== lane 1 ==
Design top_module_d11, start of the top module:
module top_module_d11(
    i_clk,
    i_reset,
    i_start,
    i_load,
    i_enc_dec,
    i_pt1,
    i_pt2,
    i_key1,
    i_key2,
    i_r,
    o_ct1,
    o_ct2,
    o_done
);
input  i_start;
input  i_clk;
input  i_reset;
input  i_enc_dec;
input  i_load;
input  [191 : 0] i_r;
input  [63 : 0] i_pt1;
input  [63 : 0] i_pt2;
input  [127 : 0] i_key1;
input  [127 : 0] i_key2;
output wire [63 : 0] o_ct1;
output wire [63 : 0] o_ct2;
output wire o_done;
parameter IDLE = 2'b0, ROUND_FW = 2'b10, ROUND_BW = 2'b11, HALT = 2'b01;
reg [3 : 0] rnd_cnt;
reg [3 : 0] rnd_next;
reg  subrnd_cnt;
reg  subrnd_next;
reg [1 : 0] state;
reg [1 : 0] next_state;
reg done_reg;
reg done_next;
reg sel1, sel2, sel3, sel4;
reg [3 : 0] rc_sel;
wire rk_sel;
wire [3 : 0] rc_in_xor;
reg enc_dec_reg;
reg enc_dec_next;
wire  [63:0] RCarray [15 : 0];
reg [63 : 0] RC_in;
assign  RCarray[0]  =  64'h0;
assign  RCarray[1]  =  64'h0;
assign  RCarray[2]  =  64'h0;
assign  RCarray[3]  =  64'h13198a2e03707344;
assign  RCarray[4]  =  64'ha4093822299f31d0;
assign  RCarray[5]  =  64'h082efa98ec4e6c89;
assign  RCarray[6]  =  64'h452821e638d01377;
assign  RCarray[7]  =  64'hbe5466cf34e90c6c;
assign  RCarray[8]  =  64'h7ef84f78fd955cb1;
assign  RCarray[9]  =  64'h85840851f1ac43aa;
assign  RCarray[10] =  64'hc882d32f25323c54;
assign  RCarray[11] =  64'h64a51195e0e3610d;
assign  RCarray[12] =  64'hd3b5a399ca0c2399;
assign  RCarray[13] =  64'hc0ac29b7c97c50dd;
assign  RCarray[14]  =  64'h0;
assign  RCarray[15]  =  64'h0;
always @(rc_sel or RCarray[12] or RCarray[13] or RCarray[2] or
         RCarray[3] or RCarray[4] or RCarray[5] or RCarray[6] or 
         RCarray[7] or RCarray[8] or RCarray[9] or RCarray[10] or 
         RCarray[11] or RCarray[0] or RCarray[1] or RCarray[14] or 
         RCarray[15])
    RC_in = RCarray[rc_sel];
wire [63 : 0] in_reg_next1;
wire [63 : 0] in_reg_next2;
wire [63 : 0] in_reg_out1;
wire [63 : 0] in_reg_out2;
wire [15 : 0] sbox_out1_b1;
wire [15 : 0] sbox_out2_b1;
wire [15 : 0] sbox_out3_b1;
wire [15 : 0] sbox_out4_b1;
wire [15 : 0] sbox_out5_b1;
wire [15 : 0] sbox_out6_b1;
  ...
==> flow/config.mk <==
export PLATFORM = sky130hd
export DESIGN_NAME = top_module_d11
export DESIGN_NICKNAME = top_module_d11
export VERILOG_FILES = /design/flow/design.v
export SDC_FILE = /design/flow/constraint.sdc
export NUM_CORES = 4
export LEC_CHECK = 0
export ABC_AREA = 1
export CAP_MARGIN = 20
export CORE_MARGIN = 2
export CORE_UTILIZATION = 21
export CTS_CLUSTER_SIZE = 44
export SETUP_SLACK_MARGIN = 0.1
export SLEW_MARGIN = 20
==> flow/constraint.sdc <==
create_clock -name core_clock -period 6.0 [get_ports {i_clk}]
set_input_delay 1.2000 -clock core_clock [delete_from_list [all_inputs] [get_ports {i_clk}]]
set_output_delay 1.2000 -clock core_clock [all_outputs]
set_load 0.01 [all_outputs]
run.sh (not shown) runs the stock make flow with config.mk's settings and CLKGATE_MAP_FILE=.
Changes in lane 2 relative to lane 1:
Settings: CORE_ASPECT_RATIO: unset -> 1.73; CORE_UTILIZATION: 21 -> 40; SLEW_MARGIN: 20 -> 5; ABC_AREA: 1 -> unset; SETUP_SLACK_MARGIN: 0.1 -> unset; CORE_MARGIN: 2 -> 8; TNS_END_PERCENT: unset -> 65; CELL_PAD_IN_SITES_DETAIL_PLACEMENT: unset -> 1; MAX_ROUTING_LAYER: unset -> met4; CTS_CLUSTER_SIZE: 44 -> 36; CELL_PAD_IN_SITES_GLOBAL_PLACEMENT: unset -> 2.
--- outcome ---
Lane 2 completed; timing, DRC and antenna clean
Data-path buffer share of cell area in the final layout in lane 2 vs lane 1: up 1.0 points
The launch point of the critical path comes out rnd_cnt[0] in one run and rnd_cnt[2] in the other, namely in lane 2 and lane 1 respectively.
A highest signal layer in the routed design of met5 is what lane 1 shows, while met4 belongs to lane 2.
Re global-route usage: lane 2 and lane 1 aren't equal, and the higher value belongs to lane 2.
In lane 2 the placer congestion estimate turned out about 3.4% higher than in lane 1.
The inputs of lane 3 differ from those of lane 2 as listed below.
Settings: SETUP_SLACK_MARGIN now 0.1, previously not set; CORE_MARGIN now 2, was 8; SLEW_MARGIN now 20, was 5; MAX_ROUTING_LAYER no longer set, was met4; TNS_END_PERCENT no longer set, was 65; CELL_PAD_IN_SITES_GLOBAL_PLACEMENT no longer set, was 2; CTS_CLUSTER_SIZE no longer set, was 36; CORE_ASPECT_RATIO no longer set, was 1.73; CELL_PAD_IN_SITES_DETAIL_PLACEMENT no longer set, was 1.
Looking at the reports, lane 3 completed the entire flow and the layout it produced met the timing, DRC and antenna checks. Looking at routed length per placed instance, lane 3 sits 4.3% below lane 2. The logic share of the area of lane 3 is lower than that of lane 2. Total wire length after detailed routing was lower in the run labelled lane 3. Summary — wire length of the first global-routing pass, lane 3 relative to lane 2: lower, by about 6%. Core util | lane 3 vs lane 2 | lane 3 higher.
[inputs] lane 4 vs lane 3
Settings: MAX_ROUTING_LAYER newly set to met5; SLEW_MARGIN changed from 20 to 5; CTS_CLUSTER_SIZE newly set to 36; CELL_PAD_IN_SITES_GLOBAL_PLACEMENT newly set to 2; TNS_END_PERCENT newly set to 65; CORE_MARGIN changed from 2 to 8; GPL_ROUTABILITY_DRIVEN newly set to 0; HOLD_SLACK_MARGIN newly set to 0.04; SETUP_SLACK_MARGIN removed (was 0.1); PLACE_DENSITY_LB_ADDON newly set to 0.06; CORE_ASPECT_RATIO newly set to 1.73; CELL_PAD_IN_SITES_DETAIL_PLACEMENT newly set to 0; CORE_UTILIZATION changed from 40 to 30.
[summary]
Taking lane 3 as the reference, in lane 4 routed wirelength normalized by instance count picked up an extra 2.7%, worst-case setup margin in the final layout lost 0.076 ns.
Lane 4 against lane 3; first-pass GRT wire length is up by more than 10%.
Between lane 3 and lane 4, the flow reports count of clock-buffer cells in the layout decreasing by more than 10%.
Summary: with lane 3 as the reference, horizontal extent of the die in lane 4 moved down by a little under 10%.
